==> inputs of run C <==
Design atomik_top_parallel, start of the top module:
module atomik_top_parallel #(
    parameter integer SYS_CLK_HZ = 94_500_000,
    parameter integer BAUD_RATE  = 115200,
    parameter integer N_BANKS    = 4
)(
    input  wire       sys_clk,
    input  wire       sys_rst_n,
    input  wire       uart_rx,
    output wire       uart_tx,
    output wire [5:0] led
);
    wire clk_int;
    wire pll_lock;
    assign clk_int  = sys_clk;
    assign pll_lock = 1'b1;
    reg [15:0] por_cnt;
    always @(posedge sys_clk or negedge sys_rst_n) begin
        if (!sys_rst_n)
            por_cnt <= 16'd0;
        else if (por_cnt != 16'hFFFF)
            por_cnt <= por_cnt + 16'd1;
    end
    wire por_done = (por_cnt == 16'hFFFF);
    reg [2:0] rst_sync;
    always @(posedge clk_int or negedge sys_rst_n) begin
        if (!sys_rst_n)
            rst_sync <= 3'b000;
        else
            rst_sync <= {rst_sync[1:0], (por_done & pll_lock)};
    end
    wire internal_rst_n = rst_sync[2];
    reg [23:0] heartbeat_cnt;
    always @(posedge clk_int or negedge internal_rst_n) begin
        if (!internal_rst_n)
            heartbeat_cnt <= 24'd0;
        else
            heartbeat_cnt <= heartbeat_cnt + 24'd1;
    end
    localparam integer BAUD_DIV = SYS_CLK_HZ / BAUD_RATE;
    localparam integer HALF_BIT = BAUD_DIV / 2;
    reg [15:0] rx_baud_cnt;
    reg [3:0]  rx_bit_cnt;
    reg [7:0]  rx_shift;
    reg [7:0]  rx_data;
    reg        rx_valid;
    reg [1:0]  rx_state;
    reg [2:0]  rx_sync;
    wire rx_pin = rx_sync[2];
    always @(posedge clk_int or negedge internal_rst_n) begin
        if (!internal_rst_n)
            rx_sync <= 3'b111;
        else
            rx_sync <= {rx_sync[1:0], uart_rx};
    end
    localparam RX_IDLE  = 2'd0;
    localparam RX_START = 2'd1;
    localparam RX_DATA  = 2'd2;
    localparam RX_STOP  = 2'd3;
    always @(posedge clk_int or negedge internal_rst_n) begin
        if (!internal_rst_n) begin
  ...
clock: 4.53 ns
lec_check: 0
cap_margin: 20
cell_pad_in_sites_detail_placement: 2
core_margin: 2
core_utilization: 50
cts_cluster_diameter: 121
gpl_routability_driven: 0
hold_slack_margin: -0.04
max_routing_layer: met4
min_routing_layer: met2
slew_margin: 20
run.sh (not shown) runs the stock make flow with config.mk's settings and CLKGATE_MAP_FILE=.
==> inputs of run Z, as changes to run C <==
==> flow/config.mk (replaced) <==
export PLATFORM = sky130hd
export DESIGN_NAME = atomik_top_parallel
export DESIGN_NICKNAME = atomik_top_parallel
export VERILOG_FILES = /design/flow/design.v
export SDC_FILE = /design/flow/constraint.sdc
export NUM_CORES = 4
export LEC_CHECK = 0
export ABC_AREA = 1
export CAP_MARGIN = 0
export CELL_PAD_IN_SITES_DETAIL_PLACEMENT = 0
export CORE_ASPECT_RATIO = 0.88
export CORE_MARGIN = 2
export CORE_UTILIZATION = 72
export CTS_CLUSTER_DIAMETER = 27
export CTS_CLUSTER_SIZE = 29
export GPL_ROUTABILITY_DRIVEN = 1
export PLACE_DENSITY_LB_ADDON = 0.2
export SETUP_SLACK_MARGIN = 0.77
export SLEW_MARGIN = 40
==> flow/constraint.sdc (replaced) <==
create_clock -name core_clock -period 3.17 [get_ports {sys_clk}]
set_input_delay 0.6340 -clock core_clock [delete_from_list [all_inputs] [get_ports {sys_clk}]]
set_output_delay 0.6340 -clock core_clock [all_outputs]
set_load 0.01 [all_outputs]
==> comparison <==
- Run Z ran to the end with violations: negative setup slack. Run C ended with an error in 5_1_grt on GRT-0232.
- Against run Z, the synthesized cell count of run C is smaller by about 25%.
- Die area: run Z is lower than run C (about 25%).
- Between run C and run Z, the lower area after synthesis is in run C (gap 7.0%, measured against run Z).
==> figures <==
Dominant cell area share: run Z 0.496; run C 0.533
Resize count post-CTS: run Z 93; run C 3
Fraction of the mapped netlist area in adder cells: run Z 0.00651; run C 0.00700
Placed cells: run Z 5216; run C 4147
Vertical extent of the die: run Z 215 um; run C 265 um
Ao+oa area frac: run Z 0.107; run C 0.129
X dimension of the die: run Z 244 um; run C 265 um
Setup bufs post-CTS: run Z 56; run C 0
Area of the synthesized netlist per yosys stat: run Z 0.0365 mm^2; run C 0.0340 mm^2
Synth Seq Share: run Z 0.506; run C 0.544
Placement Cell Area: run Z 0.0374 mm^2; run C 0.0347 mm^2
Status: run Z complete, but fails checks; run C stopped before the end
Last stage reached: run Z -; run C 5_1_grt
Reasons for failing layout checks: run Z negative setup slack; run C -
Post-synth design cell area: run Z 0.0365 mm^2; run C 0.0340 mm^2
Pre-Place Util: run Z 0.728; run C 0.506
Netlist cell types: run Z 47; run C 74
Core region area: run Z 0.0502 mm^2; run C 0.0672 mm^2
Core Rows: run Z 77; run C 95
Number of cells produced by synthesis: run Z 4636; run C 3468
Average size of a mapped cell: run Z 7.88 um^2; run C 9.79 um^2
Mux share of post-synthesis cell area: run Z 0; run C 0.0699
XOR/XNOR Fraction of Synth Area: run Z 0.0420; run C 0.0797

---

==> v16 <==
atomik_top_parallel again, from the RTL that the note above started with.
make LEC_CHECK=0 CAP_MARGIN=15 CELL_PAD_IN_SITES_DETAIL_PLACEMENT=2 CORE_ASPECT_RATIO=0.57 CORE_MARGIN=2 CORE_UTILIZATION=17 CTS_CLUSTER_SIZE=88 MAX_ROUTING_LAYER=met4 MIN_ROUTING_LAYER=met2 PLACE_DENSITY=0.44 SETUP_SLACK_MARGIN=1.21 SLEW_MARGIN=20 finish   # period 4.05 ns
==> v34 (differences from v16) <==
Settings changed: ABC_AREA set to 1, CELL_PAD_IN_SITES_DETAIL_PLACEMENT 2 to not set, CORE_ASPECT_RATIO 0.57 to not set, CORE_UTILIZATION 17 to 72, CTS_CLUSTER_SIZE 88 to 73, MAX_ROUTING_LAYER met4 to not set, MIN_ROUTING_LAYER met2 to not set, PLACE_DENSITY 0.44 to 0.37, SETUP_SLACK_MARGIN 1.21 to 0.78.
==> flow/constraint.sdc (replaced) <==
create_clock -name core_clock -period 3.27 [get_ports {sys_clk}]
set_input_delay 0.6540 -clock core_clock [delete_from_list [all_inputs] [get_ports {sys_clk}]]
set_output_delay 0.6540 -clock core_clock [all_outputs]
set_load 0.01 [all_outputs]
==> v7 (differences from v16) <==
Settings changed: ABC_AREA set to 1, CAP_MARGIN 15 to 20, CELL_PAD_IN_SITES_DETAIL_PLACEMENT 2 to not set, CORE_ASPECT_RATIO 0.57 to not set, CORE_UTILIZATION 17 to 72, CTS_CLUSTER_DIAMETER set to 29, CTS_CLUSTER_SIZE 88 to 80, MAX_ROUTING_LAYER met4 to not set, MIN_ROUTING_LAYER met2 to not set, PLACE_DENSITY 0.44 to 0.36, SETUP_SLACK_MARGIN 1.21 to 0.8.
==> flow/constraint.sdc (replaced) <==
create_clock -name core_clock -period 3.17 [get_ports {sys_clk}]
set_input_delay 0.6340 -clock core_clock [delete_from_list [all_inputs] [get_ports {sys_clk}]]
set_output_delay 0.6340 -clock core_clock [all_outputs]
set_load 0.01 [all_outputs]
==> results_dict.tcl <==
# yosys + openroad results
set metrics [dict create \
    dr_wl_met3_um 8610 \
    cts_buffers 148 \
    buf_share_pct 3.11 \
    powerDensity_nw_per_um2 575 \
    status "timing/DRC/antenna clean" \
    slowest_delay_ns 0.43 \
    nClkBuffers 195 \
    grt_max_degree 94 \
]
(the above is from v7)
==> results_dict.tcl <==
# yosys + openroad results
set metrics [dict create \
    status "timing/DRC/antenna clean" \
    dr_wl_met3_um 6500 \
    die_h_um 229 \
    slowest_delay_ns 0.38 \
    grt_max_degree 101 \
    nClkBuffers 110 \
    cts_buffers 75 \
    common_cells "nand2_1 (1,622), dfrtp_1 (724), inv_1 (529), o21ai_0 (497), nand3_1 (348)" \
    comb_cells 3199 \
    cts_resized 71 \
    buf_share_pct 2.42 \
]
(the above is from v34)
==> results_dict.tcl <==
# yosys + openroad results
set metrics [dict create \
    status "failed layout checks" \
    violations "negative setup slack" \
    gp_congestion 0.807 \
    buf_share_pct 2.65 \
    dr_wl_met3_um 61100 \
    fin_cells 6099 \
    slowest_delay_ns 0.59 \
    grt_max_degree 114 \
    fin_ws_ns -0.117 \
    powerDensity_nw_per_um2 373 \
    setup_viol 1 \
    nClkBuffers 104 \
    cts_buffers 72 \
]
(the above is from v16)

---

==> run B: inputs <==
Starting RTL as in the previous note.
clock: 3.19 ns
lec_check: 0
abc_area: 1
cap_margin: 15
core_margin: 2
core_utilization: 72
cts_cluster_diameter: 28
cts_cluster_size: 14
place_density_lb_addon: 0.19
setup_slack_margin: 0.78
slew_margin: 20
==> inputs of run M, as changes to run B <==
- ABC_AREA: 1 -> default
- CAP_MARGIN: 15 -> 0
- CELL_PAD_IN_SITES_DETAIL_PLACEMENT: default -> 2
- CELL_PAD_IN_SITES_GLOBAL_PLACEMENT: default -> 1
- CORE_UTILIZATION: 72 -> 19
- CTS_CLUSTER_DIAMETER: 28 -> 121
- CTS_CLUSTER_SIZE: 14 -> default
- GPL_ROUTABILITY_DRIVEN: default -> 1
- GPL_TIMING_DRIVEN: default -> 0
- HOLD_SLACK_MARGIN: default -> -0.04
- MAX_ROUTING_LAYER: default -> met4
- MIN_ROUTING_LAYER: default -> met2
- PLACE_DENSITY_LB_ADDON: 0.19 -> 0.27
- SETUP_SLACK_MARGIN: 0.78 -> default
- TNS_END_PERCENT: default -> 65
==> flow/constraint.sdc (replaced) <==
create_clock -name core_clock -period 4.53 [get_ports {sys_clk}]
set_input_delay 0.9060 -clock core_clock [delete_from_list [all_inputs] [get_ports {sys_clk}]]
set_output_delay 0.9060 -clock core_clock [all_outputs]
set_load 0.01 [all_outputs]
==> inputs of run P, as changes to run B <==
- CTS_CLUSTER_DIAMETER: 28 -> default
- HOLD_SLACK_MARGIN: default -> 0.29
==> flow/constraint.sdc (replaced) <==
create_clock -name core_clock -period 3.21 [get_ports {sys_clk}]
set_input_delay 0.6420 -clock core_clock [delete_from_list [all_inputs] [get_ports {sys_clk}]]
set_output_delay 0.6420 -clock core_clock [all_outputs]
set_load 0.01 [all_outputs]
==> flow_metrics.env <==
# flow metrics
export IMPL_status="finished clean"
export IMPL_n_clock_buffer=111
export IMPL_top_cell_area_share_pct=49.6
export IMPL_reg2reg_slack_ns=0.91
export IMPL_avgSynthCellArea_sq_um=7.88
export IMPL_top_power_group="sequential cells"
export IMPL_fin_skew_ns=0.0261
export IMPL_min_to="rst_sync[1]"
export IMPL_fin_nets=4687
export IMPL_avgRoutedWirePerCell_um=17.2
export IMPL_hold_path_startpoint="rst_sync[0]"
export IMPL_swShare_pct=20.4
export IMPL_pre_cts_slack_ns=0.347
# the run above: run P

==> flow_metrics.env <==
# flow metrics
export IMPL_top_power_group="the clock network"
export IMPL_setup_viol_count_final=2
export IMPL_avgSynthCellArea_sq_um=7.88
export IMPL_top_cell_area_share_pct=49.6
export IMPL_avgRoutedWirePerCell_um=21.3
export IMPL_hold_path_startpoint="uart_rx"
export IMPL_failed_checks="negative setup slack"
export IMPL_n_clock_buffer=202
export IMPL_reg2reg_slack_ns=-0.17
export IMPL_status="failed layout checks"
export IMPL_fin_nets=4828
export IMPL_fin_skew_ns=0.0426
export IMPL_pre_cts_slack_ns=0.324
export IMPL_fin_ws_ns=-0.386
# the run above: run B

==> flow_metrics.env <==
# flow metrics
export IMPL_synth_top_cell_by_area="dfrtp_1"
export IMPL_yosys_warnings=3
export IMPL_top_power_group="the clock network"
export IMPL_n_clock_buffer=126
export IMPL_seq_cell_power_w=0.00660
export IMPL_top_cell_area_share_pct=53.3
export IMPL_avgRoutedWirePerCell_um=19.8
export IMPL_routed_wl_um=119000
export IMPL_path_class="flip-flop to output port"
export IMPL_fin_nets=3616
export IMPL_swShare_pct=23.0
export IMPL_path_depth=7
export IMPL_avgSynthCellArea_sq_um=9.79
export IMPL_status="finished clean"
export IMPL_first_pass_iters=5
export IMPL_fin_skew_ns=0.0329
export IMPL_cts_tree="yes"
export IMPL_p_per_area_nw_per_um2=351
export IMPL_pre_cts_slack_ns=-0.0398
export IMPL_comb_area_share_pct=35.9
# the run above: run M

